## conv_top
module conv_top
#(
    parameter DATA_WIDTH  = 8,
    parameter KERNEL_SIZE = 25
)
(
    input  logic                     i_clk,
    input  logic                     i_arstn,
	input  logic                     i_arstn_perf,
	input  logic                     i_enable_count2,
    input  logic                     i_ready,
    input  logic                     i_valid,
    input  logic [KERNEL_SIZE - 1:0] i_bit_X,
    input  logic [KERNEL_SIZE - 1:0] i_bit_K,
    output logic [              1:0] o_conv,
    output logic                     o_ready,
    output logic                     o_valid,
	output logic [             31:0] o_perf_cycle_count,
	output logic [             31:0] o_perf_cycle_count2
);
Size in the first run: ~120 I/O pins.
Settings: LEC_CHECK=0, CAP_MARGIN=20, CORE_MARGIN=8, CORE_UTILIZATION=29, CTS_CLUSTER_DIAMETER=69, CTS_CLUSTER_SIZE=52, MAX_ROUTING_LAYER=met5, SETUP_SLACK_MARGIN=3.11, SLEW_MARGIN=20; clock period 12.2 ns.
run.sh (not shown) runs the stock make flow with config.mk's settings and CLKGATE_MAP_FILE=.
Rerun with:
Settings changed: CORE_MARGIN 8 to 2, CORE_UTILIZATION 29 to 40, CTS_CLUSTER_DIAMETER 69 to unset, CTS_CLUSTER_SIZE 52 to unset, MAX_ROUTING_LAYER met5 to unset, SETUP_SLACK_MARGIN 3.11 to unset.
Clock period 12.2 ns to 9.1 ns, I/O delays scaled along.
Hold slack gets worse by 6.8 ps.
Sequential cell count stays the same.
Via count climbs by 1.3%.
Register-to-register slack gets worse by 3100 ps.
Wire length climbs by 0.75%.
Final cell count drops by 9.6%.
Rerun with:
Settings changed: CORE_UTILIZATION 40 to 57, CTS_CLUSTER_SIZE set to 99.
Clock period 9.1 ns to 5.59 ns, I/O delays scaled along.
=> With this change the flow finished with negative setup slack left; routed wire length went up by 2.1%; non-clock buffer count went up by 350; design area went up by 5.4%; die size went down by 29%; area after synthesis stays the same; critical path depth went up by 4; global-route usage went up by 6.4 points; total power went up by 81%.
Rerun with:
Settings changed: CORE_UTILIZATION 57 to 70, CTS_CLUSTER_SIZE 99 to 27, SETUP_SLACK_MARGIN set to 0.77.
Clock period 5.59 ns to 5.05 ns, I/O delays scaled along.
Outcome:
- The changed run ran to the end with violations: negative setup slack
- worst setup slack is worse by 610 ps
- hold slack degrades by 34 ps
- clock-buffer cell count went down by 5
- sequential power goes up by roughly a tenth
- total power increases by roughly a tenth

* * *

Setup of v3:
conv_top again, from the RTL that the note above started with.
clock: 5.09 ns
lec_check: 0
abc_area: 1
cap_margin: 20
core_aspect_ratio: 0.9
core_margin: 2
core_utilization: 72
cts_cluster_diameter: 259
gpl_routability_driven: 1
max_routing_layer: met4
min_routing_layer: met1
place_density_lb_addon: 0.01
setup_slack_margin: 0.71
slew_margin: 30
tns_end_percent: 90
Layout checks on v3: not met. Flow itself completed; violations: negative setup slack.
Edits applied to the flow inputs when going from v3 to v16:
Settings: a deleted GPL_ROUTABILITY_DRIVEN that had been 1; a deleted PLACE_DENSITY_LB_ADDON that had been 0.01; a deleted TNS_END_PERCENT that had been 90; a change of CAP_MARGIN from 20 to 40; a deleted SETUP_SLACK_MARGIN that had been 0.71; a deleted CTS_CLUSTER_DIAMETER that had been 259; a deleted ABC_AREA that had been 1; a deleted CORE_ASPECT_RATIO that had been 0.9; a deleted MIN_ROUTING_LAYER that had been met1; a change of SLEW_MARGIN from 30 to 20; a deleted MAX_ROUTING_LAYER that had been met4; a change of the clock period (ns, I/O delays scaled along) from 5.09 to 11.6.
### Flow results
v16 went all the way through the flow, and no timing, DRC or antenna check failed. Flip-flop and latch power down 53% in v16 wrt v3. v3 → v16: wire length on met2 shrank by 20%; period utilization now sits lower; buffer count from post-CTS setup fixing moved down; multi-input gate area in the final layout picked up an extra about 5.6%; global-route usage went down 6.1 points. v16 reports a lower number of cells on the critical path than v3 does. The first-pass GRT wire length reported for v16 is smaller than that of v3 by about 20%. Setup slack in v16 is larger than in v3. Compared v16 vs v3, and die area is down in v16.
Inputs modified between v16 and v14:
Settings: CAP_MARGIN: 40 -> 20; CORE_UTILIZATION: 72 -> 38; the clock period (ns, I/O delays scaled along): 11.6 -> 16.8.
==> results <==
The estimated power of v14 ends up lower than the estimate for v16.
Cells: v14 has more instances than v16
v14 gives more design area than v16 did.
Power figures rest on the tool's default switching activity, not on a simulated workload.
